**flow/config.mk**
```make
export PLATFORM = sky130hd
export DESIGN_NAME = median_calc
export DESIGN_NICKNAME = median_calc
export VERILOG_FILES = /design/flow/design.v
export SDC_FILE = /design/flow/constraint.sdc
export NUM_CORES = 4
export LEC_CHECK = 0
export CAP_MARGIN = 40
export CORE_MARGIN = 2
export CORE_UTILIZATION = 44
export MAX_ROUTING_LAYER = met4
export PLACE_DENSITY_LB_ADDON = 0.08
export SETUP_SLACK_MARGIN = 0.06
export SLEW_MARGIN = 20
```
**flow/constraint.sdc**
```tcl
create_clock -name core_clock -period 3.5 [get_ports {clk}]
set_input_delay 0.7000 -clock core_clock [delete_from_list [all_inputs] [get_ports {clk}]]
set_output_delay 0.7000 -clock core_clock [all_outputs]
set_load 0.01 [all_outputs]
```
**flow/run.sh**
```bash
#!/bin/bash
# the make line also repeats each setting of config.mk as NAME=value (left out here)
make -C /OpenROAD-flow-scripts/flow DESIGN_CONFIG=/design/flow/config.mk WORK_HOME=/design/flow/orfs CLKGATE_MAP_FILE= finish
```
**flow/design.v**
```verilog
module sort_reg #(parameter DATA_WIDTH =8)(
    input logic clk,
    input logic rst,
    input logic clr,
    input logic GT_in,
    input logic [DATA_WIDTH-1:0] data_in,
    input logic [DATA_WIDTH-1:0] prev_data,
    input logic data_rdy,
    output logic [DATA_WIDTH-1:0] data_out,
    output logic GT
);
logic [DATA_WIDTH-1:0] data_out_d;
logic [DATA_WIDTH-1:0] data_out_q;
assign GT = (data_in >data_out_q);
assign data_out = data_out_q;
always_ff@(posedge clk or posedge rst)begin
    if(rst)begin
        data_out_q <= 'b0;
    end else if(clr) begin
        data_out_q <= 'b0;
    end else begin
        data_out_q <= data_out_d;
    end
end
always_comb begin
    if(data_rdy) begin
        if(GT && GT_in)begin
            data_out_d = prev_data;
        end else if(GT && !GT_in) begin
            data_out_d = data_in;
        end else begin
            data_out_d = data_out_q;
        end
    end else begin
        data_out_d = data_out_q;
    end
end
endmodule
module median_calc #(parameter POPSIZE = 100,DATA_WIDTH = 8)(
    input logic clk,
    input logic rst,
    input logic [DATA_WIDTH-1:0] data_in,
    input logic data_rdy,
    output [DATA_WIDTH-1:0] median,
    output data_vld
);
logic [DATA_WIDTH-1:0] data_out_array[POPSIZE:0];
logic GT_array[POPSIZE:0];
logic [$clog2(POPSIZE):0] counter_d;
logic [$clog2(POPSIZE):0] counter_q;
logic [DATA_WIDTH-1:0] median_d;
logic [DATA_WIDTH-1:0] median_q;
logic data_vld_q;
logic data_vld_d;
logic reg_rst;
logic [DATA_WIDTH-1:0] data_in_d;
logic [DATA_WIDTH-1:0] data_in_q;
logic data_rdy_d;
logic data_rdy_q;
logic reg_rst_d;
logic reg_rst_q;
assign reg_rst = reg_rst_q;
assign data_rdy_d = data_rdy;
assign data_in_d = data_in;
assign GT_array[POPSIZE] = 0;
assign data_vld = data_vld_q;
assign median = median_q;
genvar i;
generate
  for (i = 0; i < POPSIZE; i++) begin : instance_gen
    if (i == 0) begin
      sort_reg #(
        .DATA_WIDTH(DATA_WIDTH)
      ) instance_0 (
        .clk(clk),
        .rst(rst),
        .clr(reg_rst),
        .GT_in(1'b0),
        .data_in(data_in),
        .prev_data('b0),
        .data_out(data_out_array[0]),
        .GT(GT_array[0]),
        .data_rdy(data_rdy)
      );
    end else begin
      sort_reg #(
        .DATA_WIDTH(DATA_WIDTH)
      ) instance_i (
        .clk(clk),
        .rst(rst),
        .clr(reg_rst),
        .GT_in(GT_array[i-1]),  
        .data_in(data_in),
        .prev_data(data_out_array[i-1]),  
        .data_out(data_out_array[i]),
        .GT(GT_array[i]),
        .data_rdy(data_rdy)
      );
    end
  end
endgenerate
always_ff@(posedge clk or posedge rst)begin
    if(rst)begin
        counter_q <= 'b0;
        median_q <= 'b0;
        data_vld_q <= 'b0;
        data_in_q <= 'b0;
        data_rdy_q <='b0;
        reg_rst_q <= 'b0;
    end else begin
        data_in_q <=data_in_d;
        data_rdy_q <=data_rdy_d;
        counter_q <= counter_d;
        median_q <= median_d;
        data_vld_q <= data_vld_d;
        reg_rst_q <= reg_rst_d;
    end
end
always_comb begin
    reg_rst_d = 'b0;
        data_vld_d = 'b0;
        counter_d = counter_q;
        median_d = median_q;
        if (counter_q == POPSIZE) begin
            median_d = (POPSIZE % 2 == 0) ? data_out_array[POPSIZE/2 - 1] : data_out_array[POPSIZE/2];
            reg_rst_d = 'b1;
            data_vld_d = 'b1;
            counter_d = 'b0;
        end else if(counter_q == 0) begin
            reg_rst_d ='b0;
        end
        if (data_rdy) begin
            counter_d = counter_q + 1;
        end
    end
endmodule
```
==> flow_summary.toml, run 1 <==
# physical design summary
[status]
run_status = "complete, no violations"

[sta]
rsz_0062_raised_after_global_routing = "false"
maxSlewHeadroom = 0.404
cycle_use_final = 0.724
drv_slew = 0
setup_viol = 0
fmax_mhz = 395
worst_max_slew_pin_slew_ps = 893
holdWs_ps = 435
hold_viol = 0
clock_skew_ps = 23.1
finalCriticalPeriod_ps = 2530

[setup_path]
cp.depth = 1
worstReg2RegStart = "data_vld_q"
path_buffers = 1
crit_path_max_incr_delay_ps = 610
crit_path_max_fanout = 13
setup.worst_path.start_class = "register"
cp-endpoint = "data_vld"
reg2reg_setup_slack_ps = 1130
crit_path_cell_trace = "clkdlybuf4s50_1"
timing.critical_path.to_type = "output port"
crit_required_ps = 2800
critPathSlowestCell = "sky130_fd_sc_hd__dfrtp_4"
crit_start = "data_vld_q"
crit_type = "register to output port"
cp_data_arrival_time_ps = 1830
reg2reg_depth = 6
timing.critical_path.max_delay_family = "flip-flops"

[power_and_ir_drop]
power.sequential.total_mw = 8.51
clock_power_share = 0.206
overall_power_of_the_completed_layout_mw = 27.7
vdd_drop_max_uv = 394
seq_power_share = 0.307
dominant_power_group = "combinational logic"
switching_power_mw = 11.5
power.share.combinational = 0.486
pwr_density_cell_mw_per_mm2 = 825
switching_share = 0.414
comb-power_mw = 13.5
powerClk_mw = 5.71
cellInternalPower_mw = 16.2
static-leakage-power_nw = 14.8

[finish]
layoutNonFillerInstCount = 3960
number_of_nets_at_the_end_of_the_flow = 3447
utilization = 0.491
syn_to_final_growth_pct = 10.7
area_of_the_multi_input_gates_sq_mm = 0.0175
ff_latch_area_sq_mm = 0.0104
n_fill_cell = 6157

[run]
openroad.warnings = 32
max_cap_viol = 0

[cts]
numCtsBuffers = 53
htree_num_levels = 2
cts_resized = 0
worstSkewPairLatency_ps = 610
cts.hold.buffers_added = 0
cts.sink_count = 417
postCtsSetupRepairBufs = 0
cts_root_buf = "sky130_fd_sc_hd__clkbuf_16"
tritoncts = "done"
ctsLongestPathBuffers = 3
worst_setup_hold_path_clk_slew_ps = 60

[global_route]
maximum_number_of_pins_on_one_net_before_global_route_repair = 116
grt_antenna_before_repair = 0
grtUsageMet2 = 0.396
grt.met3_usage = 0.0241
grt_pass1_wl_mm = 136
global_route.usage.met1 = 0.320
vias_in_the_first_global_route = 24800
grt.overflow.total = 0
total_track_usage = 0.241
grt_busiest_layer = "met2"

[detailed_routing]
avgRoutedWirePerCell_um = 20.7
drt_pass1_iterations = 5
finalWirelength_mm = 82.1
remaining_drc_errors = 0
dr_total_vias = 24200
detail-route-antenna-nets = 0
route.detailed.vias_per_inst = 6.11
detailedRoute.firstIterationViolations = 1468
n_antenna_cell = 0

[logic_synthesis]
yosysWarningCount = 5
simple_gate_area_frac = 0.137
synth_top_cell_by_count = "sky130_fd_sc_hd__dfrtp_1"
muxShareOfSynthArea = 0.0691
synth_cell_type_count = 51
yosys.stat.seqShare = 0.344
syn-cell-area_sq_mm = 0.0303
post_synth_inst_count = 3070
yosys-stat-area_sq_mm = 0.0303
enable_flop_cells = 0
yosysCellCount = 3070
topCombFamilyByArea = "AND-OR/OR-AND gates"
synth_top_area_share = 0.344
post_synth_most_frequent_cells = "417 x sky130_fd_sc_hd__dfrtp_1, 402 x sky130_fd_sc_hd__ha_1, 380 x sky130_fd_sc_hd__inv_1"
synth-async-reset-ratio = 1.00
yosys.area_share.adder = 0.166
ys.flops = 417
yosysTopAreaCell = "sky130_fd_sc_hd__dfrtp_1"
synth.avg_cell_area_sq_um = 9.87
area_leaders = "sky130_fd_sc_hd__dfrtp_1 34%, sky130_fd_sc_hd__ha_1 17%, sky130_fd_sc_hd__mux2i_1 6.6%"
yosys.area_share.xor_xnor = 0.000578
synth-main-ff-cell = "sky130_fd_sc_hd__dfrtp_1"
aoi_share = 0.204
postSynthNetCount = 3483

[floorplan]
coreArea_sq_mm = 0.0683
die_area_sq_mm = 0.0710
ioPinCount = 20
floorplan.die.height_um = 266
initial_utilization = 0.443
num_rows = 96
die_width_um = 266

[place]
globalplace.congestion = 0.820
place.detailed.instances = 3860
dpl.hpwl_mm = 54.3
numPortBuffers = 19

[hold_path]
min-delay-path-class = "input pin to asynchronous set/reset pin"
## routing by layer
metal | part of all wire | wire [um] | up-vias
li1 | - | - | 11600
met4 | 0.017 | 1400 | 0
met2 | 0.48 | 39300 | 393
met1 | 0.47 | 38700 | 12100
met5 | 0 | 0 | -
met3 | 0.032 | 2650 | 106
## area by class of cell
cell class,count,share of cell area
multi-input combinational,2071,0.521
sequential,417,0.311
clock buffer,79,0.0479
inverter,380,0.0428
timing repair buffer,111,0.0376
tap,882,0.0329
clock inverter,20,0.00653
## per-stage QoR
step	area, sq um	worst slack (ps)	setup TNS, ps
global placement	31700	446	0
floorplan	30300	-2820	-1178250
finish	33500	968	0
CTS	33500	419	0
detailed placement	31700	361	0
global route	33500	763	0
==> run 2: changes to the inputs <==
Settings changed: CAP_MARGIN 40 to 20, CELL_PAD_IN_SITES_DETAIL_PLACEMENT from default to 0, CORE_UTILIZATION 44 to 72, CTS_CLUSTER_DIAMETER from default to 28, CTS_CLUSTER_SIZE from default to 16, GPL_ROUTABILITY_DRIVEN from default to 1, GPL_TIMING_DRIVEN from default to 1, MAX_ROUTING_LAYER met4 to met5, PLACE_DENSITY_LB_ADDON 0.08 to 0.29, SETUP_SLACK_MARGIN 0.06 to 0.22, TNS_END_PERCENT from default to 65.
Clock period 3.5 ns to 2.32 ns, I/O delays scaled along.
==> run 2 against run 1 <==
The run now fails in global routing; synthesized cell count is the same; area after synthesis is the same; die area shrank 38%.
==> flow_summary.toml, run 2 <==
# flow metrics
[floorplan]
die_area_sq_mm = 0.0437
initial_utilization = 0.725
die_width_um = 209
floorplan.die.height_um = 209
coreArea_sq_mm = 0.0418
num_rows = 75
ioPinCount = 20

[status]
lastStage = "global routing"
run_status = "aborted with a tool error"
error_message = "[ERROR DPL-0038] Utilization greater than 100%, impossible to legalize"

[logic_synthesis]
post_synth_most_frequent_cells = "417 x sky130_fd_sc_hd__dfrtp_1, 402 x sky130_fd_sc_hd__ha_1, 380 x sky130_fd_sc_hd__inv_1"
simple_gate_area_frac = 0.137
area_leaders = "sky130_fd_sc_hd__dfrtp_1 34%, sky130_fd_sc_hd__ha_1 17%, sky130_fd_sc_hd__mux2i_1 6.6%"
muxShareOfSynthArea = 0.0691
yosys-stat-area_sq_mm = 0.0303
synth.avg_cell_area_sq_um = 9.87
post_synth_inst_count = 3070
synth_top_area_share = 0.344
synth_top_cell_by_count = "sky130_fd_sc_hd__dfrtp_1"
synth-main-ff-cell = "sky130_fd_sc_hd__dfrtp_1"
yosys.stat.seqShare = 0.344
yosysTopAreaCell = "sky130_fd_sc_hd__dfrtp_1"
postSynthNetCount = 3483
yosysWarningCount = 5
yosys.area_share.adder = 0.166
synth_cell_type_count = 51
synth-async-reset-ratio = 1.00
yosys.area_share.xor_xnor = 0.000578
enable_flop_cells = 0
aoi_share = 0.204
yosysCellCount = 3070
syn-cell-area_sq_mm = 0.0303
topCombFamilyByArea = "AND-OR/OR-AND gates"
ys.flops = 417

[place]
dpl.hpwl_mm = 59.7
globalplace.congestion = 0.899
placement.setup.worst_slack_ps = -378
numPortBuffers = 19
place.detailed.instances = 3694

[cts]
htree_num_levels = 3
numCtsBuffers = 105
cts_root_buf = "sky130_fd_sc_hd__clkbuf_16"
cts.sink_count = 417
ctsLongestPathBuffers = 3
-- run 2: per-stage QoR --
step	instance area, sq um	power [mW]	TNS [ps]
after CTS	38100	53.9	0
after floorplan	30900	29.0	-1973070
after detailed placement	33300	35.5	-80540
after global placement	33300	33.7	-44850
-- run 2: repair_timing --
action                                  in CTS
cloned                                       2
pin swaps                                   60
endpoints found under the setup margin     221
gates resized                              154
hold buffers                                 0
setup buffers                               34
==> run 3: changes to the inputs <==
Settings changed: CTS_CLUSTER_DIAMETER 28 to 382, CTS_CLUSTER_SIZE 16 to 21, HOLD_SLACK_MARGIN from default to 0.29, PLACE_DENSITY from default to 0.42, PLACE_DENSITY_LB_ADDON 0.29 to default, SETUP_SLACK_MARGIN 0.22 to -0.17.
Clock period 2.32 ns to 2.0 ns, I/O delays scaled along.
==> run 3 against run 2 <==
Now fails the layout checks on negative setup slack; synthesized cell count did not move; die area unchanged; area after synthesis unchanged.
==> flow_summary.toml, run 3 <==
# physical design summary
[detailed_routing]
detailedRoute.firstIterationViolations = 2130
drt_pass1_iterations = 5
finalWirelength_mm = 80.6
avgRoutedWirePerCell_um = 21.5
dr_total_vias = 25900
remaining_drc_errors = 0
detail-route-antenna-nets = 0
route.detailed.vias_per_inst = 6.89

[logic_synthesis]
synth_cell_type_count = 51
yosysCellCount = 3070
syn-cell-area_sq_mm = 0.0303
simple_gate_area_frac = 0.137
synth-main-ff-cell = "sky130_fd_sc_hd__dfrtp_1"
post_synth_inst_count = 3070
synth_top_area_share = 0.344
aoi_share = 0.204
yosysTopAreaCell = "sky130_fd_sc_hd__dfrtp_1"
post_synth_most_frequent_cells = "417 x sky130_fd_sc_hd__dfrtp_1, 402 x sky130_fd_sc_hd__ha_1, 380 x sky130_fd_sc_hd__inv_1"
yosys.area_share.xor_xnor = 0.000578
yosys.area_share.adder = 0.166
area_leaders = "sky130_fd_sc_hd__dfrtp_1 34%, sky130_fd_sc_hd__ha_1 17%, sky130_fd_sc_hd__mux2i_1 6.6%"
synth_top_cell_by_count = "sky130_fd_sc_hd__dfrtp_1"
topCombFamilyByArea = "AND-OR/OR-AND gates"
postSynthNetCount = 3483
synth.avg_cell_area_sq_um = 9.87
yosys.stat.seqShare = 0.344
yosysWarningCount = 5
muxShareOfSynthArea = 0.0691
enable_flop_cells = 0
synth-async-reset-ratio = 1.00
ys.flops = 417
yosys-stat-area_sq_mm = 0.0303

[sta]
maxSlewHeadroom = 0.423
accumulated_negative_setup_slack_ps = -8140
finalCriticalPeriod_ps = 2150
rsz_0062_raised_after_global_routing = "true"
hold_viol = 0
fmax_mhz = 465
cycle_use_final = 1.08
setup_viol = 216
final.setup.worst_slack_ps = -151
drv_slew = 0
holdWs_ps = 321
clock_skew_ps = 18.1
worst_max_slew_pin_slew_ps = 865

[cts]
ctsLongestPathBuffers = 3
cts_root_buf = "sky130_fd_sc_hd__clkbuf_16"
tritoncts = "done"
htree_num_levels = 1
worst_setup_hold_path_clk_slew_ps = 90
cts.sink_count = 417
worstSkewPairLatency_ps = 570
numCtsBuffers = 23

[setup_path]
path_buffers = 2
reg2reg_setup_slack_ps = -150
critPathSlowestCell = "sky130_fd_sc_hd__dfrtp_1"
cp_data_arrival_time_ps = 2640
timing.critical_path.to_type = "register"
crit_path_max_incr_delay_ps = 400
crit_type = "register to register"
reg2reg_depth = 9
timing.critical_path.max_delay_family = "AND-OR/OR-AND gates"
cp.depth = 9
crit_path_max_fanout = 8
setup.worst_path.start_class = "register"
crit_path_cell_trace = "inv_1 -> ha_1 -> nor2b_1 -> o211ai_1 -> a21oi_1 -> o32a_1 -> buf_4 -> a21oi_4 -> o2bb2ai_1"
crit_required_ps = 2490

[place]
dpl.hpwl_mm = 57.4
globalplace.congestion = 0.898
numPortBuffers = 19

[floorplan]
floorplan.die.height_um = 209
num_rows = 75
die_width_um = 209
ioPinCount = 20
initial_utilization = 0.725
die_area_sq_mm = 0.0437
coreArea_sq_mm = 0.0418

[power_and_ir_drop]
pwr_density_cell_mw_per_mm2 = 1370
seq_power_share = 0.315
switching_power_mw = 20.3
powerClk_mw = 4.91
switching_share = 0.429
power.sequential.total_mw = 14.9
vdd_drop_max_uv = 1010
static-leakage-power_nw = 15.4
cellInternalPower_mw = 27.0
dominant_power_group = "combinational logic"
clock_power_share = 0.104
comb-power_mw = 27.4
power.share.combinational = 0.581

[finish]
n_fill_cell = 2525
number_of_nets_at_the_end_of_the_flow = 3627
syn_to_final_growth_pct = 13.6

[global_route]
grt_antenna_before_repair = 1
grt_pass1_wl_mm = 133
maximum_number_of_pins_on_one_net_before_global_route_repair = 113
vias_in_the_first_global_route = 26500
total_track_usage = 0.368
grt.overflow.total = 0

[hold_path]
worstHoldStart = "data_rdy"
holdPathStages = 3
min-delay-path-class = "input pin to register"
worst_hold_path.endpoint = "counter_q[1]"

[status]
run_status = "failed layout checks"
violatedChecks = "negative setup slack"

[run]
openroad.warnings = 34
max_cap_viol = 0
-- run 3: routing by layer --
metal | GRT usage | up-vias | wire length [um]
li1 | - | 12000 | -
met5 | 0 | - | 0
met4 | 0.126 | 0 | 2480
met2 | 0.621 | 942 | 39000
met3 | 0.0452 | 211 | 4790
met1 | 0.492 | 12700 | 34300
-- run 3: what timing repair did --
action                                 in CTS  in global routing
setup endpoints to repair                   0                111
endpoints found under the hold margin       4                  0
setup buffers                               0                  2
resized                                     0                 32
hold buffers                                2                  0
-- run 3: through the flow --
stage	cell area (sq um)	worst slack (ps)	utilization	std cells	total power [mW]
6_report	34400	-151	0.824	3754	47.2
3_5_place_dp	33600	-575	0.806	3724	41.5
2_1_floorplan	30900	-4020	-	3070	33.7
4_1_cts	34200	-131	0.820	3751	46.6
3_3_place_gp	33600	-463	0.806	3724	39.8
5_1_grt	34400	-262	0.824	3753	50.7
-- run 3: cell type report --
| type | count | area [sq um] | area share |
|---|---|---|---|
| Inverter | 380 | 1430 | 0.0417 |
| Clock inverter | 1 | 5.00 | 0.000145 |
| Tap cell | 539 | 674 | 0.0196 |
| Antenna cell | 1 | 2.50 | 0.0000727 |
| Clock buffer | 24 | 579 | 0.0168 |
| Sequential cell | 417 | 10400 | 0.303 |
| Multi-Input combinational cell | 2071 | 18000 | 0.524 |
| Timing Repair Buffer | 321 | 3230 | 0.0940 |
==> run 4: changes to the inputs <==
Settings changed: CORE_UTILIZATION 72 to 69, CTS_CLUSTER_DIAMETER 382 to 360, CTS_CLUSTER_SIZE 21 to default, HOLD_SLACK_MARGIN 0.29 to default, PLACE_DENSITY 0.42 to default, SETUP_SLACK_MARGIN -0.17 to -0.18.
Clock period 2.0 ns to 2.59 ns, I/O delays scaled along.
==> run 4 against run 3 <==
Now clean on timing, DRC and antenna; final cell count is 0.16% lower; area after synthesis stayed put; total power is 17% lower; synthesized cell count stayed put; sequential cell count stayed put; critical path depth is 1 lower; clock-buffer cell count is 42 higher; hold slack worse by 130 ps; non-clock buffer count is 117 lower; largest cell class unchanged.
==> flow_summary.toml, run 4 <==
# physical design summary
[finish]
n_fill_cell = 2873
number_of_nets_at_the_end_of_the_flow = 3535
syn_to_final_growth_pct = 13.6
area_of_the_multi_input_gates_sq_mm = 0.0179
fin_area_sq_mm = 0.0344
ff_latch_area_sq_mm = 0.0104
utilization = 0.797

[place]
dpl.hpwl_mm = 53.5
postPlaceCellArea_sq_mm = 0.0327
placement.setup.worst_slack_ps = -187
globalplace.congestion = 0.860
numPortBuffers = 19

[cts]
cts_resized = 0
htree_num_levels = 2
postCtsSetupRepairBufs = 0
ctsLongestPathBuffers = 3
worstSkewPairLatency_ps = 600
numCtsBuffers = 48
worst_setup_hold_path_clk_slew_ps = 60
cts.hold.buffers_added = 0
tritoncts = "done"
cts_root_buf = "sky130_fd_sc_hd__clkbuf_16"
cts.sink_count = 417

[sta]
final.setup.worst_slack_ps = 288
cycle_use_final = 0.889
rsz_0062_raised_after_global_routing = "false"
worst_max_slew_pin_slew_ps = 900
accumulated_negative_setup_slack_ps = 0
drv_slew = 0
maxSlewHeadroom = 0.400
fmax_mhz = 434
clock_skew_ps = 20.2
finalCriticalPeriod_ps = 2300
hold_viol = 0
setup_viol = 0

[logic_synthesis]
post_synth_most_frequent_cells = "417 x sky130_fd_sc_hd__dfrtp_1, 402 x sky130_fd_sc_hd__ha_1, 380 x sky130_fd_sc_hd__inv_1"
post_synth_inst_count = 3070
yosys.area_share.adder = 0.166
yosys-stat-area_sq_mm = 0.0303
simple_gate_area_frac = 0.137
synth-main-ff-cell = "sky130_fd_sc_hd__dfrtp_1"
yosys.area_share.xor_xnor = 0.000578
synth_cell_type_count = 51
postSynthNetCount = 3483
enable_flop_cells = 0
yosysWarningCount = 5
muxShareOfSynthArea = 0.0691
synth_top_cell_by_count = "sky130_fd_sc_hd__dfrtp_1"
synth_top_area_share = 0.344
yosysTopAreaCell = "sky130_fd_sc_hd__dfrtp_1"
synth.avg_cell_area_sq_um = 9.87
yosys.stat.seqShare = 0.344
synth-async-reset-ratio = 1.00
yosysCellCount = 3070
ys.flops = 417
aoi_share = 0.204
topCombFamilyByArea = "AND-OR/OR-AND gates"
area_leaders = "sky130_fd_sc_hd__dfrtp_1 34%, sky130_fd_sc_hd__ha_1 17%, sky130_fd_sc_hd__mux2i_1 6.6%"
syn-cell-area_sq_mm = 0.0303

[status]
run_status = "complete, no violations"

[run]
openroad.warnings = 39
max_cap_viol = 0

[setup_path]
crit_type = "register to register"
crit_path_max_incr_delay_ps = 550
reg2reg_setup_slack_ps = 290
timing.critical_path.max_delay_family = "AND-OR/OR-AND gates"
timing.critical_path.to_type = "register"
crit_path_max_fanout = 10
worstReg2RegStart = "instance_gen[5].genblk1.instance_i.data_out_q[1]"
cp-endpoint = "instance_gen[5].genblk1.instance_i.data_out_q[2]"
cp_data_arrival_time_ps = 2810
reg2reg_depth = 8
setup.worst_path.start_class = "register"
crit_start = "instance_gen[5].genblk1.instance_i.data_out_q[1]"
r2r_end = "instance_gen[5].genblk1.instance_i.data_out_q[2]"
path_buffers = 1
critPathSlowestCell = "sky130_fd_sc_hd__o32a_1"
crit_path_cell_trace = "inv_1 -> ha_1 -> nor2b_1 -> o211ai_1 -> a21oi_1 -> o32a_1 -> nand2_1 -> o2bb2ai_1"
crit_required_ps = 3100
cp.depth = 8

[power_and_ir_drop]
static-leakage-power_nw = 15.3
vdd_drop_max_uv = 828
power.sequential.total_mw = 11.6
powerClk_mw = 7.36
cellInternalPower_mw = 23.0
clock_power_share = 0.189
pwr_density_cell_mw_per_mm2 = 1130
switching_power_mw = 16.1
seq_power_share = 0.297
power.share.combinational = 0.515
dominant_power_group = "combinational logic"
comb-power_mw = 20.1
overall_power_of_the_completed_layout_mw = 39.0
switching_share = 0.411

[global_route]
vias_in_the_first_global_route = 26500
grt.overflow.total = 0
grt_pass1_wl_mm = 132
grt_antenna_before_repair = 1
maximum_number_of_pins_on_one_net_before_global_route_repair = 118
total_track_usage = 0.355

[detailed_routing]
detailedRoute.firstIterationViolations = 1661
finalWirelength_mm = 79.6
avgRoutedWirePerCell_um = 21.2
dr_total_vias = 25400
route.detailed.vias_per_inst = 6.79
route.top_layer_used = "met4"
met2_length_mm = 38.1
drt_pass1_iterations = 5
remaining_drc_errors = 0
detail-route-antenna-nets = 0
routed-wl-met3_mm = 4.37
routedLengthMet1_mm = 34.2

[floorplan]
initial_utilization = 0.702
die_area_sq_mm = 0.0456
coreArea_sq_mm = 0.0432
num_rows = 76
die_width_um = 214
floorplan.die.height_um = 214
ioPinCount = 20

[hold_path]
min-delay-path-class = "input pin to asynchronous set/reset pin"
[run 4: final cells by class]
type                       instances  area share
multi-input combinational       2071       0.521
sequential                       417       0.303
timing repair buffer             204      0.0637
inverter                         380      0.0417
clock buffer                      66      0.0404
tap                              585      0.0213
clock inverter                    23     0.00873
antenna                            2    0.000145
[run 4: through the flow]
stage               hold slack, ps  std cells
finish                         192       3748
global route                   209       3747
CTS                            175       3746
detailed placement             500       3657
global placement               472       3657
floorplan                      442       3070
[run 4: per-layer routing]
metal  vias up  GRT usage
met5         -          0
met4         0      0.161
met3       239     0.0514
met2       775      0.594
met1     12600      0.460
li1      11800          -
==> run 5: changes to the inputs <==
Settings changed: ABC_AREA from default to 1, CAP_MARGIN 20 to 15, CELL_PAD_IN_SITES_GLOBAL_PLACEMENT from default to 2, CORE_ASPECT_RATIO from default to 0.8, CORE_MARGIN 2 to 7, CORE_UTILIZATION 69 to 59, CTS_CLUSTER_DIAMETER 360 to 210, GPL_TIMING_DRIVEN 1 to 0, PLACE_DENSITY_LB_ADDON from default to 0.13, SETUP_SLACK_MARGIN -0.18 to 0.2.
Clock period 2.59 ns to 4.53 ns, I/O delays scaled along.
==> run 5 against run 4 <==
The flow now stops in global placement without I/O; synthesized cell count is 51% higher; die area rose by 37%; area after synthesis rose by 8.7%.
==> flow_summary.toml, run 5 <==
# flow metrics
[logic_synthesis]
syn-cell-area_sq_mm = 0.0329
postSynthNetCount = 5060
aoi_share = 0.0674
yosys.area_share.xor_xnor = 0.000532
yosys.area_share.adder = 0.153
synth_top_area_share = 0.317
yosys-stat-area_sq_mm = 0.0329
area_leaders = "sky130_fd_sc_hd__dfrtp_1 32%, sky130_fd_sc_hd__nand2_1 19%, sky130_fd_sc_hd__ha_1 15%"
ys.flops = 417
yosysWarningCount = 5
muxShareOfSynthArea = 0
enable_flop_cells = 0
synth.avg_cell_area_sq_um = 7.09
synth-async-reset-ratio = 1.00
post_synth_most_frequent_cells = "1,685 x sky130_fd_sc_hd__nand2_1, 844 x sky130_fd_sc_hd__nand3_1, 549 x sky130_fd_sc_hd__inv_1"
yosysCellCount = 4647
yosys.stat.seqShare = 0.317
post_synth_inst_count = 4647
synth_cell_type_count = 31
simple_gate_area_frac = 0.371
topCombFamilyByArea = "simple AND/OR/NAND/NOR gates"
synth-main-ff-cell = "sky130_fd_sc_hd__dfrtp_1"
yosysTopAreaCell = "sky130_fd_sc_hd__dfrtp_1"
synth_top_cell_by_count = "sky130_fd_sc_hd__nand2_1"

[floorplan]
num_rows = 77
die_area_sq_mm = 0.0627
die_width_um = 278
coreArea_sq_mm = 0.0552
initial_utilization = 0.597
floorplan.die.height_um = 225

[status]
run_status = "aborted with a tool error"
lastStage = "global placement without I/O"
error_message = "[ERROR FLW-0024] Place density exceeds 1.0 (current PLACE_DENSITY_LB_ADDON =  0.13). Please check if the value of  PLACE_DENSITY_LB_ADDON is between 0 and 0.99."
==> run 6: changes to the inputs <==
Settings changed: ABC_AREA 1 to default, CAP_MARGIN 15 to 20, CELL_PAD_IN_SITES_GLOBAL_PLACEMENT 2 to default, CORE_ASPECT_RATIO 0.8 to default, CORE_MARGIN 7 to 2, CORE_UTILIZATION 59 to 71, CTS_CLUSTER_DIAMETER 210 to 73, CTS_CLUSTER_SIZE from default to 21, GPL_TIMING_DRIVEN 0 to 1, SETUP_SLACK_MARGIN 0.2 to -0.06.
Clock period 4.53 ns to 2.02 ns, I/O delays scaled along.
==> run 6 against run 5 <==
Now fails the layout checks on negative setup slack; die area decreased by 29%; area after synthesis decreased by 8.0%; synthesized cell count decreased by 34%.
==> flow_summary.toml, run 6 <==
# physical design summary
[status]
run_status = "failed layout checks"
violatedChecks = "negative setup slack"

[cts]
worst_setup_hold_path_clk_slew_ps = 90
worstSkewPairLatency_ps = 620
numCtsBuffers = 31
cts.sink_count = 417
htree_num_levels = 1
ctsLongestPathBuffers = 3
cts.hold.buffers_added = 0
tritoncts = "done"
cts_root_buf = "sky130_fd_sc_hd__clkbuf_16"

[sta]
rsz_0062_raised_after_global_routing = "true"
worst_max_slew_pin_slew_ps = 959
hold_viol = 0
clock_skew_ps = 20.7
final.setup.worst_slack_ps = -358
cycle_use_final = 1.18
maxSlewHeadroom = 0.361
finalCriticalPeriod_ps = 2380
setup_viol = 208
drv_slew = 0
fmax_mhz = 420

[detailed_routing]
avgRoutedWirePerCell_um = 24.2
detail-route-antenna-nets = 0
drt_pass1_iterations = 6
detailedRoute.firstIterationViolations = 2631
n_antenna_cell = 0
finalWirelength_mm = 92.6
remaining_drc_errors = 0
dr_total_vias = 27600
route.detailed.vias_per_inst = 7.22

[hold_path]
worst_hold_path.endpoint = "instance_gen[9].genblk1.instance_i.data_out_q[2]"
worstHoldStart = "data_in[2]"
min-delay-path-class = "input pin to register"
holdPathStages = 3

[logic_synthesis]
syn-cell-area_sq_mm = 0.0303
synth-async-reset-ratio = 1.00
simple_gate_area_frac = 0.137
synth_top_cell_by_count = "sky130_fd_sc_hd__dfrtp_1"
topCombFamilyByArea = "AND-OR/OR-AND gates"
yosys-stat-area_sq_mm = 0.0303
aoi_share = 0.204
muxShareOfSynthArea = 0.0691
yosys.area_share.xor_xnor = 0.000578
synth_top_area_share = 0.344
synth_cell_type_count = 51
synth-main-ff-cell = "sky130_fd_sc_hd__dfrtp_1"
yosysTopAreaCell = "sky130_fd_sc_hd__dfrtp_1"
post_synth_inst_count = 3070
yosysWarningCount = 5
post_synth_most_frequent_cells = "417 x sky130_fd_sc_hd__dfrtp_1, 402 x sky130_fd_sc_hd__ha_1, 380 x sky130_fd_sc_hd__inv_1"
area_leaders = "sky130_fd_sc_hd__dfrtp_1 34%, sky130_fd_sc_hd__ha_1 17%, sky130_fd_sc_hd__mux2i_1 6.6%"
ys.flops = 417
synth.avg_cell_area_sq_um = 9.87
enable_flop_cells = 0
yosysCellCount = 3070
yosys.stat.seqShare = 0.344
postSynthNetCount = 3483
yosys.area_share.adder = 0.166

[setup_path]
crit_path_cell_trace = "inv_2 -> ha_4 -> nor2b_4 -> o211ai_1 -> a21oi_1 -> o32a_1 -> buf_6 -> mux2i_1 -> o2bb2ai_1"
crit_type = "register to register"
crit_path_max_incr_delay_ps = 470
cp_data_arrival_time_ps = 2920
critPathSlowestCell = "sky130_fd_sc_hd__dfrtp_1"
timing.critical_path.max_delay_family = "AND-OR/OR-AND gates"
setup.worst_path.start_class = "register"
reg2reg_setup_slack_ps = -360
path_buffers = 2
crit_path_max_fanout = 4
crit_required_ps = 2560
timing.critical_path.to_type = "register"
cp.depth = 9
reg2reg_depth = 9

[power_and_ir_drop]
pwr_density_cell_mw_per_mm2 = 1460
vdd_drop_max_uv = 1100
clock_power_share = 0.127
switching_power_mw = 23.4
static-leakage-power_nw = 16.0
dominant_power_group = "combinational logic"
comb-power_mw = 31.9
power.sequential.total_mw = 15.0
power.share.combinational = 0.593
overall_power_of_the_completed_layout_mw = 53.7
seq_power_share = 0.280
powerClk_mw = 6.81
cellInternalPower_mw = 30.3
switching_share = 0.436

[global_route]
grt.overflow.total = 0
total_track_usage = 0.371
vias_in_the_first_global_route = 27100
grt_pass1_wl_mm = 136
grt_antenna_before_repair = 0
maximum_number_of_pins_on_one_net_before_global_route_repair = 98

[place]
place.detailed.instances = 3702
placement.setup.worst_slack_ps = -507
dpl.hpwl_mm = 57.1
numPortBuffers = 19
globalplace.congestion = 0.881

[finish]
layoutNonFillerInstCount = 3827
syn_to_final_growth_pct = 21.4
number_of_nets_at_the_end_of_the_flow = 3679

[floorplan]
initial_utilization = 0.721
die_width_um = 211
floorplan.die.height_um = 211
num_rows = 75
ioPinCount = 20
die_area_sq_mm = 0.0443
coreArea_sq_mm = 0.0420

[run]
openroad.warnings = 30
max_cap_viol = 0
==> run 6: layout make-up <==
type                       count  area (sq um)
clock buffer                  32           779
clock inverter                23           269
multi-input combinational   2072         19400
fill                        1925          5260
inverter                     380          1430
sequential                   417         10400
timing repair buffer         364          3740
tap                          539           674
==> run 6: stage by stage <==
| step | setup TNS, ps | utilization | cell area (sq um) | hold slack, ps |
|---|---|---|---|---|
| 2_1_floorplan | -2169150 | - | 30900 | 442 |
| 3_3_place_gp | -135900 | 0.796 | 33500 | 474 |
| 3_5_place_dp | -161290 | 0.796 | 33500 | 483 |
| 4_1_cts | -4720 | 0.824 | 34600 | 224 |
| 5_1_grt | -47080 | 0.875 | 36800 | 299 |
| 6_report | -24210 | 0.875 | 36800 | 276 |
==> run 6: per-layer routing <==
layer,wire length [um],track usage
met5,0,0
met4,5570,0.159
met3,6440,0.0420
met2,45000,0.636
met1,35600,0.479
==> run 6: timing repair <==
item                                   in CTS  in global routing
pin swaps                                  12                 86
endpoints found under the hold margin       0                  0
cloned                                      0                  2
buffers inserted                            5                 63
setup endpoints to repair                  45                350
resized                                    20                305
==> run 7: changes to the inputs <==
Settings changed: ABC_AREA from default to 1, CELL_PAD_IN_SITES_DETAIL_PLACEMENT 0 to default, CORE_UTILIZATION 71 to 68, CTS_CLUSTER_DIAMETER 73 to default, CTS_CLUSTER_SIZE 21 to default, GPL_ROUTABILITY_DRIVEN 1 to default, GPL_TIMING_DRIVEN 1 to default, MAX_ROUTING_LAYER met5 to default, PLACE_DENSITY from default to 0.37, PLACE_DENSITY_LB_ADDON 0.13 to default, SETUP_SLACK_MARGIN -0.06 to default, TNS_END_PERCENT 65 to 15.
Clock period 2.02 ns to 2.06 ns, I/O delays scaled along.
==> run 7 against run 6 <==
Now clean on timing, DRC and antenna; via count is 13% higher; clock skew is 5.0 ps lower; die area is 13% higher; core utilization is 7.2 points lower; synthesized cell count is 51% higher; routed wire length is 3.6% lower; largest cell class unchanged; non-clock buffer count is 11 lower; setup slack better by 450 ps; area after synthesis is 8.7% higher.
==> flow_summary.toml, run 7 <==
# physical design summary
[setup_path]
timing.critical_path.max_delay_family = "buffers and inverters"
crit_path_max_incr_delay_ps = 480
cp-endpoint = "data_vld"
crit_path_max_fanout = 2
timing.critical_path.to_type = "output port"
crit_start = "data_vld_q"
path_buffers = 1
critPathSlowestCell = "sky130_fd_sc_hd__clkdlybuf4s50_1"
cp_data_arrival_time_ps = 1550
crit_path_cell_trace = "clkdlybuf4s50_1"
cp.depth = 1
reg2reg_setup_slack_ps = 110
crit_required_ps = 1650
crit_type = "register to output port"
setup.worst_path.start_class = "register"
reg2reg_depth = 12

[cts]
worst_setup_hold_path_clk_slew_ps = 60
cts.sink_count = 417
cts_root_buf = "sky130_fd_sc_hd__clkbuf_16"
htree_num_levels = 2
tritoncts = "done"
ctsLongestPathBuffers = 3
numCtsBuffers = 49
cts.hold.buffers_added = 0
worstSkewPairLatency_ps = 600

[power_and_ir_drop]
powerClk_mw = 9.09
vdd_drop_max_uv = 1160
power.share.combinational = 0.601
switching_share = 0.458
seq_power_share = 0.246
static-leakage-power_nw = 21.3
power.sequential.total_mw = 14.6
cellInternalPower_mw = 32.1
pwr_density_cell_mw_per_mm2 = 1550
switching_power_mw = 27.2
comb-power_mw = 35.6
clock_power_share = 0.153
dominant_power_group = "combinational logic"

[detailed_routing]
drt_pass1_iterations = 6
detail-route-antenna-nets = 0
finalWirelength_mm = 89.3
dr_total_vias = 31400
remaining_drc_errors = 0
detailedRoute.firstIterationViolations = 2395
avgRoutedWirePerCell_um = 16.0
n_antenna_cell = 0
route.detailed.vias_per_inst = 5.61

[global_route]
grt_antenna_before_repair = 0
grt_pass1_wl_mm = 148
total_track_usage = 0.361
vias_in_the_first_global_route = 30600
grt.overflow.total = 0
maximum_number_of_pins_on_one_net_before_global_route_repair = 90

[logic_synthesis]
postSynthNetCount = 5060
aoi_share = 0.0674
post_synth_inst_count = 4647
area_leaders = "sky130_fd_sc_hd__dfrtp_1 32%, sky130_fd_sc_hd__nand2_1 19%, sky130_fd_sc_hd__ha_1 15%"
muxShareOfSynthArea = 0
yosysTopAreaCell = "sky130_fd_sc_hd__dfrtp_1"
yosys.stat.seqShare = 0.317
yosys.area_share.adder = 0.153
synth-main-ff-cell = "sky130_fd_sc_hd__dfrtp_1"
simple_gate_area_frac = 0.371
enable_flop_cells = 0
synth_top_area_share = 0.317
ys.flops = 417
yosys.area_share.xor_xnor = 0.000532
post_synth_most_frequent_cells = "1,685 x sky130_fd_sc_hd__nand2_1, 844 x sky130_fd_sc_hd__nand3_1, 549 x sky130_fd_sc_hd__inv_1"
synth_cell_type_count = 31
synth_top_cell_by_count = "sky130_fd_sc_hd__nand2_1"
yosysWarningCount = 5
syn-cell-area_sq_mm = 0.0329
synth-async-reset-ratio = 1.00
topCombFamilyByArea = "simple AND/OR/NAND/NOR gates"
synth.avg_cell_area_sq_um = 7.09
yosys-stat-area_sq_mm = 0.0329
yosysCellCount = 4647

[place]
placement.setup.worst_slack_ps = -636
place.detailed.instances = 5499
postPlaceCellArea_sq_mm = 0.0363
globalplace.congestion = 0.881
numPortBuffers = 19
dpl.hpwl_mm = 61.6

[sta]
holdWs_ps = 218
worst_max_slew_pin_slew_ps = 528
final.setup.worst_slack_ps = 96.1
accumulated_negative_setup_slack_ps = 0
cycle_use_final = 0.953
setup_viol = 0
hold_viol = 0
finalCriticalPeriod_ps = 1960
drv_slew = 0
maxSlewHeadroom = 0.648
rsz_0062_raised_after_global_routing = "true"
clock_skew_ps = 15.7
fmax_mhz = 509

[floorplan]
num_rows = 80
initial_utilization = 0.690
coreArea_sq_mm = 0.0477
ioPinCount = 20
die_width_um = 224
die_area_sq_mm = 0.0502
floorplan.die.height_um = 224

[run]
max_cap_viol = 0
openroad.warnings = 31

[hold_path]
worst_hold_path.endpoint = "instance_gen[0].genblk1.instance_0.data_out_q[0]"
holdPathStages = 4
worstHoldStart = "data_in[0]"
min-delay-path-class = "input pin to register"

[status]
run_status = "complete, no violations"

[finish]
syn_to_final_growth_pct = 16.4
fin_area_sq_mm = 0.0383
n_fill_cell = 3519
number_of_nets_at_the_end_of_the_flow = 5352
layoutNonFillerInstCount = 5593
run 7: final cells by class:
| cell class | count | area, sq um | share of cell area |
|---|---|---|---|
| inverter | 595 | 2240 | 0.0584 |
| clock buffer | 72 | 1460 | 0.0380 |
| clock inverter | 18 | 221 | 0.00578 |
| sequential | 417 | 10400 | 0.272 |
| multi-input combinational | 3523 | 19700 | 0.515 |
| timing repair buffer | 353 | 3460 | 0.0902 |
| tap | 615 | 769 | 0.0201 |
run 7: metal layers:
layer,track usage,share of wire
met3,0.0504,0.072
met2,0.616,0.47
met5,0,0
met1,0.471,0.42
met4,0.125,0.036
run 7: what timing repair did:
item                       in CTS  in global routing
resized                         6                 81
pin swaps                       0                 13
setup endpoints to repair      12                400
buffers inserted                1                  3
run 7: stage by stage:
stage                     utilization  total power [mW]
after CTS                       0.797              58.6
after floorplan                     -              39.3
after global placement          0.761              47.9
after detailed placement        0.761              49.0
final                           0.803              59.3
after global routing            0.803              65.1
==> run 8: changes to the inputs <==
Settings changed: ABC_AREA 1 to default, CTS_CLUSTER_DIAMETER from default to 352, CTS_CLUSTER_SIZE from default to 36, PLACE_DENSITY 0.37 to default, SETUP_SLACK_MARGIN from default to -0.16, TNS_END_PERCENT 15 to default.
Clock period 2.06 ns to 1.79 ns, I/O delays scaled along.
==> run 8 against run 7 <==
The flow now stops in global routing; area after synthesis decreased by 8.0%; synthesized cell count is 34% lower; die area decreased by 7.9%.
==> flow_summary.toml, run 8 <==
# flow metrics
[logic_synthesis]
ys.flops = 417
synth_top_area_share = 0.344
yosys.stat.seqShare = 0.344
synth_top_cell_by_count = "sky130_fd_sc_hd__dfrtp_1"
synth-main-ff-cell = "sky130_fd_sc_hd__dfrtp_1"
yosysWarningCount = 5
syn-cell-area_sq_mm = 0.0303
synth-async-reset-ratio = 1.00
yosysTopAreaCell = "sky130_fd_sc_hd__dfrtp_1"
simple_gate_area_frac = 0.137
postSynthNetCount = 3483
synth_cell_type_count = 51
yosys.area_share.adder = 0.166
post_synth_inst_count = 3070
post_synth_most_frequent_cells = "417 x sky130_fd_sc_hd__dfrtp_1, 402 x sky130_fd_sc_hd__ha_1, 380 x sky130_fd_sc_hd__inv_1"
area_leaders = "sky130_fd_sc_hd__dfrtp_1 34%, sky130_fd_sc_hd__ha_1 17%, sky130_fd_sc_hd__mux2i_1 6.6%"
synth.avg_cell_area_sq_um = 9.87
aoi_share = 0.204
enable_flop_cells = 0
topCombFamilyByArea = "AND-OR/OR-AND gates"
yosys.area_share.xor_xnor = 0.000578
yosys-stat-area_sq_mm = 0.0303
muxShareOfSynthArea = 0.0691
yosysCellCount = 3070

[floorplan]
num_rows = 77
initial_utilization = 0.687
die_width_um = 215
ioPinCount = 20
die_area_sq_mm = 0.0463
coreArea_sq_mm = 0.0441
floorplan.die.height_um = 215

[cts]
numCtsBuffers = 15
cts.sink_count = 417
cts_root_buf = "sky130_fd_sc_hd__clkbuf_16"
htree_num_levels = 1
ctsLongestPathBuffers = 3
cts.hold.buffers_added = 0

[place]
numPortBuffers = 19
globalplace.congestion = 0.896
dpl.hpwl_mm = 62.1
place.detailed.instances = 4120

[status]
lastStage = "global routing"
run_status = "aborted with a tool error"
==> run 8: repair_timing <==
| item | CTS |
|---|---|
| setup buffers | 52 |
| cloned | 7 |
| resized | 219 |
| pin swaps | 71 |
| setup endpoints to repair | 327 |
| hold endpoints to repair | 0 |
==> run 8: through the flow <==
stage	util	cell area (sq um)	setup slack [ps]
after floorplan	-	31700	-4190
after global placement	0.836	36900	-595
after detailed placement	0.836	36900	-644
after CTS	0.882	38900	-268
==> run 9: changes to the inputs <==
Settings changed: ABC_AREA from default to 0, CELL_PAD_IN_SITES_DETAIL_PLACEMENT from default to 0, CORE_ASPECT_RATIO from default to 0.99, CORE_UTILIZATION 68 to 44, CTS_CLUSTER_DIAMETER 352 to default, CTS_CLUSTER_SIZE 36 to 60, GPL_ROUTABILITY_DRIVEN from default to 0, SETUP_SLACK_MARGIN -0.16 to default, TNS_END_PERCENT from default to 30.
Clock period 1.79 ns to 1.93 ns, I/O delays scaled along.
==> run 9 against run 8 <==
Now fails the layout checks on negative setup slack; synthesized cell count stayed put; die area is 53% higher; area after synthesis stayed put.
==> flow_summary.toml, run 9 <==
# physical design summary
[logic_synthesis]
yosysTopAreaCell = "sky130_fd_sc_hd__dfrtp_1"
enable_flop_cells = 0
yosys-stat-area_sq_mm = 0.0303
synth_top_cell_by_count = "sky130_fd_sc_hd__dfrtp_1"
synth_top_area_share = 0.344
postSynthNetCount = 3483
muxShareOfSynthArea = 0.0691
syn-cell-area_sq_mm = 0.0303
post_synth_inst_count = 3070
synth-async-reset-ratio = 1.00
simple_gate_area_frac = 0.137
yosys.stat.seqShare = 0.344
synth_cell_type_count = 51
synth.avg_cell_area_sq_um = 9.87
yosys.area_share.xor_xnor = 0.000578
yosys.area_share.adder = 0.166
yosysWarningCount = 5
yosysCellCount = 3070
synth-main-ff-cell = "sky130_fd_sc_hd__dfrtp_1"
post_synth_most_frequent_cells = "417 x sky130_fd_sc_hd__dfrtp_1, 402 x sky130_fd_sc_hd__ha_1, 380 x sky130_fd_sc_hd__inv_1"
topCombFamilyByArea = "AND-OR/OR-AND gates"
area_leaders = "sky130_fd_sc_hd__dfrtp_1 34%, sky130_fd_sc_hd__ha_1 17%, sky130_fd_sc_hd__mux2i_1 6.6%"
ys.flops = 417
aoi_share = 0.204

[setup_path]
crit_path_cell_trace = "inv_2 -> ha_4 -> nor2b_4 -> o211ai_1 -> a21oi_1 -> o32a_4 -> buf_12 -> a21oi_4 -> buf_6 -> o2bb2ai_2"
cp_data_arrival_time_ps = 2610
cp-endpoint = "instance_gen[6].genblk1.instance_i.data_out_q[4]"
path_buffers = 3
crit_start = "instance_gen[6].genblk1.instance_i.data_out_q[1]"
crit_path_max_incr_delay_ps = 400
crit_path_max_fanout = 5
crit_type = "register to register"
timing.critical_path.max_delay_family = "AND-OR/OR-AND gates"
reg2reg_depth = 10
cp.depth = 10
reg2reg_setup_slack_ps = -170
crit_required_ps = 2440
setup.worst_path.start_class = "register"
timing.critical_path.to_type = "register"
critPathSlowestCell = "sky130_fd_sc_hd__o32a_4"
worstReg2RegStart = "instance_gen[6].genblk1.instance_i.data_out_q[1]"
r2r_end = "instance_gen[6].genblk1.instance_i.data_out_q[4]"

[finish]
layoutNonFillerInstCount = 4335
utilization = 0.566
n_fill_cell = 5753
number_of_nets_at_the_end_of_the_flow = 3785
syn_to_final_growth_pct = 27.0
ff_latch_area_sq_mm = 0.0104
fin_area_sq_mm = 0.0385
area_of_the_multi_input_gates_sq_mm = 0.0193

[detailed_routing]
finalWirelength_mm = 87.7
detailedRoute.firstIterationViolations = 1593
dr_total_vias = 26200
drt_pass1_iterations = 8
avgRoutedWirePerCell_um = 20.2
n_antenna_cell = 0
route.detailed.vias_per_inst = 6.04
remaining_drc_errors = 0
detail-route-antenna-nets = 0

[sta]
drv_slew = 0
holdWs_ps = 225
maxSlewHeadroom = 0.370
rsz_0062_raised_after_global_routing = "true"
setup_viol = 218
accumulated_negative_setup_slack_ps = -12450
clock_skew_ps = 33.2
cycle_use_final = 1.09
fmax_mhz = 476
finalCriticalPeriod_ps = 2100
worst_max_slew_pin_slew_ps = 946
hold_viol = 0
final.setup.worst_slack_ps = -173

[floorplan]
initial_utilization = 0.446
coreArea_sq_mm = 0.0680
die_width_um = 268
ioPinCount = 20
floorplan.die.height_um = 265
die_area_sq_mm = 0.0710
num_rows = 95

[cts]
htree_num_levels = 2
numCtsBuffers = 50
ctsLongestPathBuffers = 3
cts_root_buf = "sky130_fd_sc_hd__clkbuf_16"
worstSkewPairLatency_ps = 620
cts.hold.buffers_added = 0
cts.sink_count = 417
tritoncts = "done"
worst_setup_hold_path_clk_slew_ps = 60

[global_route]
grt.met3_usage = 0.0303
maximum_number_of_pins_on_one_net_before_global_route_repair = 82
global_route.usage.met1 = 0.314
total_track_usage = 0.243
grtUsageMet2 = 0.413
grt.overflow.total = 0
grt_antenna_before_repair = 0
grt_busiest_layer = "met2"
vias_in_the_first_global_route = 27300
grt_pass1_wl_mm = 141

[run]
openroad.warnings = 30
max_cap_viol = 0

[hold_path]
min-delay-path-class = "input pin to asynchronous set/reset pin"

[power_and_ir_drop]
switching_share = 0.402
overall_power_of_the_completed_layout_mw = 58.4
pwr_density_cell_mw_per_mm2 = 1520
power.share.combinational = 0.569
switching_power_mw = 23.4
vdd_drop_max_uv = 947
dominant_power_group = "combinational logic"
comb-power_mw = 33.2
power.sequential.total_mw = 15.2
static-leakage-power_nw = 16.9
cellInternalPower_mw = 34.9
clock_power_share = 0.170
powerClk_mw = 9.92
seq_power_share = 0.261

[place]
postPlaceCellArea_sq_mm = 0.0342
place.detailed.instances = 4181
dpl.hpwl_mm = 59.1
placement.setup.worst_slack_ps = -651
numPortBuffers = 19

[status]
violatedChecks = "negative setup slack"
run_status = "failed layout checks"
==> run 9: cell type report <==
class                           count  share of cell area
Clock inverter                     21             0.00595
Timing Repair Buffer              452               0.114
Clock buffer                       73              0.0387
Multi-Input combinational cell   2071               0.503
Inverter                          380              0.0372
Tap cell                          921              0.0299
Sequential cell                   417               0.271
==> run 9: routing by layer <==
| layer | vias to the layer above | routed length, um |
|---|---|---|
| met5 | - | 0 |
| met4 | 0 | 2950 |
| met3 | 201 | 3550 |
| met2 | 611 | 43000 |
| met1 | 13000 | 38300 |
| li1 | 12300 | - |
==> run 9: timing repair <==
item / 4_1_cts / 5_1_grt
setup buffers: 16 / 43
setup endpoints to repair: 325 / 404
gates cloned: 1 / 1
resized: 119 / 299
pin swaps: 41 / 91
==> run 10: changes to the inputs <==
Settings changed: ABC_AREA 0 to default, CELL_PAD_IN_SITES_DETAIL_PLACEMENT 0 to default, CORE_ASPECT_RATIO 0.99 to default, CORE_UTILIZATION 44 to 40, CTS_CLUSTER_SIZE 60 to default, GPL_ROUTABILITY_DRIVEN 0 to default, PLACE_DENSITY from default to 0.6, TNS_END_PERCENT 30 to default.
Clock period 1.93 ns to 2.99 ns, I/O delays scaled along.
==> run 10 against run 9 <==
The run now finishes clean; global-route usage is 3.0 points lower; sequential power is 34% lower; hold slack better by 48 ps; non-clock buffer count is 318 lower; critical endpoint is now data_vld.
==> flow_summary.toml, run 10 <==
# physical design summary
[status]
run_status = "complete, no violations"

[logic_synthesis]
yosys.area_share.xor_xnor = 0.000578
aoi_share = 0.204
synth-main-ff-cell = "sky130_fd_sc_hd__dfrtp_1"
syn-cell-area_sq_mm = 0.0303
yosysWarningCount = 5
synth.avg_cell_area_sq_um = 9.87
enable_flop_cells = 0
yosys-stat-area_sq_mm = 0.0303
post_synth_most_frequent_cells = "417 x sky130_fd_sc_hd__dfrtp_1, 402 x sky130_fd_sc_hd__ha_1, 380 x sky130_fd_sc_hd__inv_1"
synth_cell_type_count = 51
synth_top_area_share = 0.344
area_leaders = "sky130_fd_sc_hd__dfrtp_1 34%, sky130_fd_sc_hd__ha_1 17%, sky130_fd_sc_hd__mux2i_1 6.6%"
postSynthNetCount = 3483
synth_top_cell_by_count = "sky130_fd_sc_hd__dfrtp_1"
yosysTopAreaCell = "sky130_fd_sc_hd__dfrtp_1"
ys.flops = 417
yosys.area_share.adder = 0.166
synth-async-reset-ratio = 1.00
yosysCellCount = 3070
simple_gate_area_frac = 0.137
yosys.stat.seqShare = 0.344
topCombFamilyByArea = "AND-OR/OR-AND gates"
muxShareOfSynthArea = 0.0691
post_synth_inst_count = 3070

[cts]
cts.hold.buffers_added = 0
cts_root_buf = "sky130_fd_sc_hd__clkbuf_16"
ctsLongestPathBuffers = 3
cts_resized = 0
numCtsBuffers = 49
worstSkewPairLatency_ps = 610
worst_setup_hold_path_clk_slew_ps = 60
postCtsSetupRepairBufs = 0
cts.sink_count = 417
htree_num_levels = 2
tritoncts = "done"

[finish]
number_of_nets_at_the_end_of_the_flow = 3466
syn_to_final_growth_pct = 14.8
fin_area_sq_mm = 0.0348
utilization = 0.466

[detailed_routing]
avgRoutedWirePerCell_um = 20.3
detail-route-antenna-nets = 0
route.detailed.vias_per_inst = 6.04
finalWirelength_mm = 82.4
remaining_drc_errors = 0
dr_total_vias = 24500
drt_pass1_iterations = 5
n_antenna_cell = 0
detailedRoute.firstIterationViolations = 1510

[setup_path]
setup.worst_path.start_class = "register"
crit_start = "data_vld_q"
crit_required_ps = 2390
crit_path_max_fanout = 20
timing.critical_path.max_delay_family = "flip-flops"
cp-endpoint = "data_vld"
crit_path_max_incr_delay_ps = 720
timing.critical_path.to_type = "output port"
crit_type = "register to output port"
reg2reg_setup_slack_ps = 620
cp.depth = 1
crit_path_cell_trace = "clkdlybuf4s50_1"
path_buffers = 1
cp_data_arrival_time_ps = 1950
reg2reg_depth = 8
critPathSlowestCell = "sky130_fd_sc_hd__dfrtp_4"

[sta]
setup_viol = 0
hold_viol = 0
cycle_use_final = 0.851
clock_skew_ps = 26.1
drv_slew = 0
finalCriticalPeriod_ps = 2540
rsz_0062_raised_after_global_routing = "false"
accumulated_negative_setup_slack_ps = 0
worst_max_slew_pin_slew_ps = 1010
holdWs_ps = 273
fmax_mhz = 393
maxSlewHeadroom = 0.327

[global_route]
vias_in_the_first_global_route = 25800
grt_antenna_before_repair = 0
grt.overflow.total = 0
grtUsageMet2 = 0.357
grt_pass1_wl_mm = 137
total_track_usage = 0.213
maximum_number_of_pins_on_one_net_before_global_route_repair = 105
grt_busiest_layer = "met2"
global_route.usage.met1 = 0.286
grt.met3_usage = 0.0244

[floorplan]
num_rows = 100
floorplan.die.height_um = 279
ioPinCount = 20
initial_utilization = 0.406
coreArea_sq_mm = 0.0747
die_area_sq_mm = 0.0779
die_width_um = 279

[place]
globalplace.congestion = 0.831
numPortBuffers = 19
dpl.hpwl_mm = 56.7
postPlaceCellArea_sq_mm = 0.0331

[power_and_ir_drop]
cellInternalPower_mw = 19.3
switching_power_mw = 13.9
switching_share = 0.419
dominant_power_group = "combinational logic"
static-leakage-power_nw = 14.9
power.sequential.total_mw = 10.1
clock_power_share = 0.193
comb-power_mw = 16.7
seq_power_share = 0.304
pwr_density_cell_mw_per_mm2 = 954
vdd_drop_max_uv = 497
powerClk_mw = 6.39
power.share.combinational = 0.503

[hold_path]
min-delay-path-class = "input pin to asynchronous set/reset pin"

[run]
openroad.warnings = 30
max_cap_viol = 0
-- run 10: area by class of cell --
type / count / area [sq um]
clock buffers: 74 / 1520
clock inverters: 17 / 204
fillers: 6708 / 39900
inverters: 380 / 1430
multi-input cells: 2071 / 18500
flip-flops and latches: 417 / 10400
well taps: 969 / 1210
repair buffers: 134 / 1480
-- run 10: layer usage --
layer,part of all wire,up-vias,wire (um)
met5,0,-,0
met4,0.026,0,2160
met3,0.035,159,2860
met2,0.47,449,39000
met1,0.47,12200,38400
li1,-,11700,-
-- run 10: stage by stage --
stage	total power, mW	setup WS [ps]	cells
4_1_cts	33.3	381	4062
3_5_place_dp	26.8	27.6	3971
3_3_place_gp	26.0	48.0	3971
5_1_grt	35.9	403	4062
2_1_floorplan	23.5	-3230	3070
6_report	33.2	445	4062
==> run 11: changes to the inputs <==
Settings changed: CORE_UTILIZATION 40 to 72, CTS_CLUSTER_DIAMETER from default to 56, PLACE_DENSITY 0.6 to default, PLACE_DENSITY_LB_ADDON from default to 0.18, SETUP_SLACK_MARGIN from default to 0.7.
Clock period 2.99 ns to 2.41 ns, I/O delays scaled along.
==> run 11 against run 10 <==
The run now fails in global routing; die area decreased by 44%; area after synthesis unchanged; synthesized cell count unchanged.
==> flow_summary.toml, run 11 <==
# flow metrics
[logic_synthesis]
post_synth_inst_count = 3070
yosysTopAreaCell = "sky130_fd_sc_hd__dfrtp_1"
synth-main-ff-cell = "sky130_fd_sc_hd__dfrtp_1"
yosys.area_share.xor_xnor = 0.000578
yosys-stat-area_sq_mm = 0.0303
yosys.stat.seqShare = 0.344
area_leaders = "sky130_fd_sc_hd__dfrtp_1 34%, sky130_fd_sc_hd__ha_1 17%, sky130_fd_sc_hd__mux2i_1 6.6%"
post_synth_most_frequent_cells = "417 x sky130_fd_sc_hd__dfrtp_1, 402 x sky130_fd_sc_hd__ha_1, 380 x sky130_fd_sc_hd__inv_1"
muxShareOfSynthArea = 0.0691
synth_cell_type_count = 51
synth_top_area_share = 0.344
yosys.area_share.adder = 0.166
aoi_share = 0.204
postSynthNetCount = 3483
yosysWarningCount = 5
syn-cell-area_sq_mm = 0.0303
synth-async-reset-ratio = 1.00
topCombFamilyByArea = "AND-OR/OR-AND gates"
ys.flops = 417
synth_top_cell_by_count = "sky130_fd_sc_hd__dfrtp_1"
simple_gate_area_frac = 0.137
enable_flop_cells = 0
yosysCellCount = 3070
synth.avg_cell_area_sq_um = 9.87

[cts]
cts.sink_count = 417
cts_root_buf = "sky130_fd_sc_hd__clkbuf_16"
numCtsBuffers = 50
ctsLongestPathBuffers = 3
htree_num_levels = 2

[floorplan]
die_area_sq_mm = 0.0437
num_rows = 75
coreArea_sq_mm = 0.0418
ioPinCount = 20
floorplan.die.height_um = 209
die_width_um = 209
initial_utilization = 0.725

[global_route]
total_track_usage = 0.758
grt.overflow.total = 5

[place]
place.detailed.instances = 3650
dpl.hpwl_mm = 56.4
placement.setup.worst_slack_ps = -206
globalplace.congestion = 0.851
numPortBuffers = 19

[status]
error_message = "[ERROR GRT-0116] Global routing finished with congestion. Check the congestion regions in the DRC Viewer."
lastStage = "global routing"
run_status = "aborted with a tool error"
-- run 11: layer usage --
layer  GRT overflow  global-route usage
met3              1               0.546
met2              1               0.944
met4              3               0.751
met1              0               0.793
met5              0               0.155
-- run 11: what timing repair did --
| action | in CTS |
|---|---|
| gates cloned | 28 |
| hold buffers | 0 |
| gates resized | 651 |
| pin swaps | 228 |
| endpoints found under the setup margin | 409 |
| buffers inserted | 182 |
| hold endpoints to repair | 0 |
-- run 11: stage by stage --
stage | TNS (ps) | instance area, sq um
after CTS | 0 | 40600
after detailed placement | -33450 | 33600
after global placement | -13340 | 33600
after floorplan | -1990380 | 31700
==> run 12: changes to the inputs <==
Settings changed: ABC_AREA from default to 1, CORE_ASPECT_RATIO from default to 0.92, CTS_CLUSTER_DIAMETER 56 to 400, CTS_CLUSTER_SIZE from default to 100, PLACE_DENSITY from default to 0.6, PLACE_DENSITY_LB_ADDON 0.18 to default, SETUP_SLACK_MARGIN 0.7 to 0.09.
Clock period 2.41 ns to 1.95 ns, I/O delays scaled along.
==> run 12 against run 11 <==
The flow again stops in global routing; die area grew 8.6%; area after synthesis grew 8.7%; synthesized cell count grew 51%.
==> flow_summary.toml, run 12 <==
# flow metrics
[logic_synthesis]
synth_cell_type_count = 31
synth-async-reset-ratio = 1.00
synth_top_area_share = 0.317
synth_top_cell_by_count = "sky130_fd_sc_hd__nand2_1"
yosys.area_share.xor_xnor = 0.000532
yosys.area_share.adder = 0.153
simple_gate_area_frac = 0.371
yosys.stat.seqShare = 0.317
yosysTopAreaCell = "sky130_fd_sc_hd__dfrtp_1"
synth.avg_cell_area_sq_um = 7.09
muxShareOfSynthArea = 0
syn-cell-area_sq_mm = 0.0329
yosysWarningCount = 5
yosys-stat-area_sq_mm = 0.0329
enable_flop_cells = 0
aoi_share = 0.0674
topCombFamilyByArea = "simple AND/OR/NAND/NOR gates"
post_synth_inst_count = 4647
postSynthNetCount = 5060
post_synth_most_frequent_cells = "1,685 x sky130_fd_sc_hd__nand2_1, 844 x sky130_fd_sc_hd__nand3_1, 549 x sky130_fd_sc_hd__inv_1"
yosysCellCount = 4647
area_leaders = "sky130_fd_sc_hd__dfrtp_1 32%, sky130_fd_sc_hd__nand2_1 19%, sky130_fd_sc_hd__ha_1 15%"
synth-main-ff-cell = "sky130_fd_sc_hd__dfrtp_1"
ys.flops = 417

[place]
globalplace.congestion = 0.869
placement.setup.worst_slack_ps = -783
dpl.hpwl_mm = 64.4
numPortBuffers = 19

[floorplan]
num_rows = 75
floorplan.die.height_um = 209
initial_utilization = 0.725
die_area_sq_mm = 0.0475
coreArea_sq_mm = 0.0454
ioPinCount = 20
die_width_um = 227

[cts]
htree_num_levels = 1
cts.hold.buffers_added = 0
cts_root_buf = "sky130_fd_sc_hd__clkbuf_16"
numCtsBuffers = 8
cts.sink_count = 417
ctsLongestPathBuffers = 3

[status]
run_status = "aborted with a tool error"
lastStage = "global routing"
error_message = "[ERROR DPL-0038] Utilization greater than 100%, impossible to legalize"
run 12: timing repair:
| action | CTS |
|---|---|
| endpoints found under the setup margin | 401 |
| gates resized | 381 |
| buffers inserted | 92 |
| hold endpoints to repair | 0 |
| gates cloned | 9 |
| pin swaps | 153 |
run 12: stage by stage:
| stage | utilization | instances | TNS [ps] | cell area (sq um) |
|---|---|---|---|---|
| after floorplan | - | 4647 | -1702070 | 33900 |
| after global placement | 0.826 | 5535 | -232010 | 37500 |
| after CTS | 0.888 | 5647 | -295 | 40300 |
| after detailed placement | 0.826 | 5535 | -252860 | 37500 |
Power is estimated from default activity; no workload was simulated.
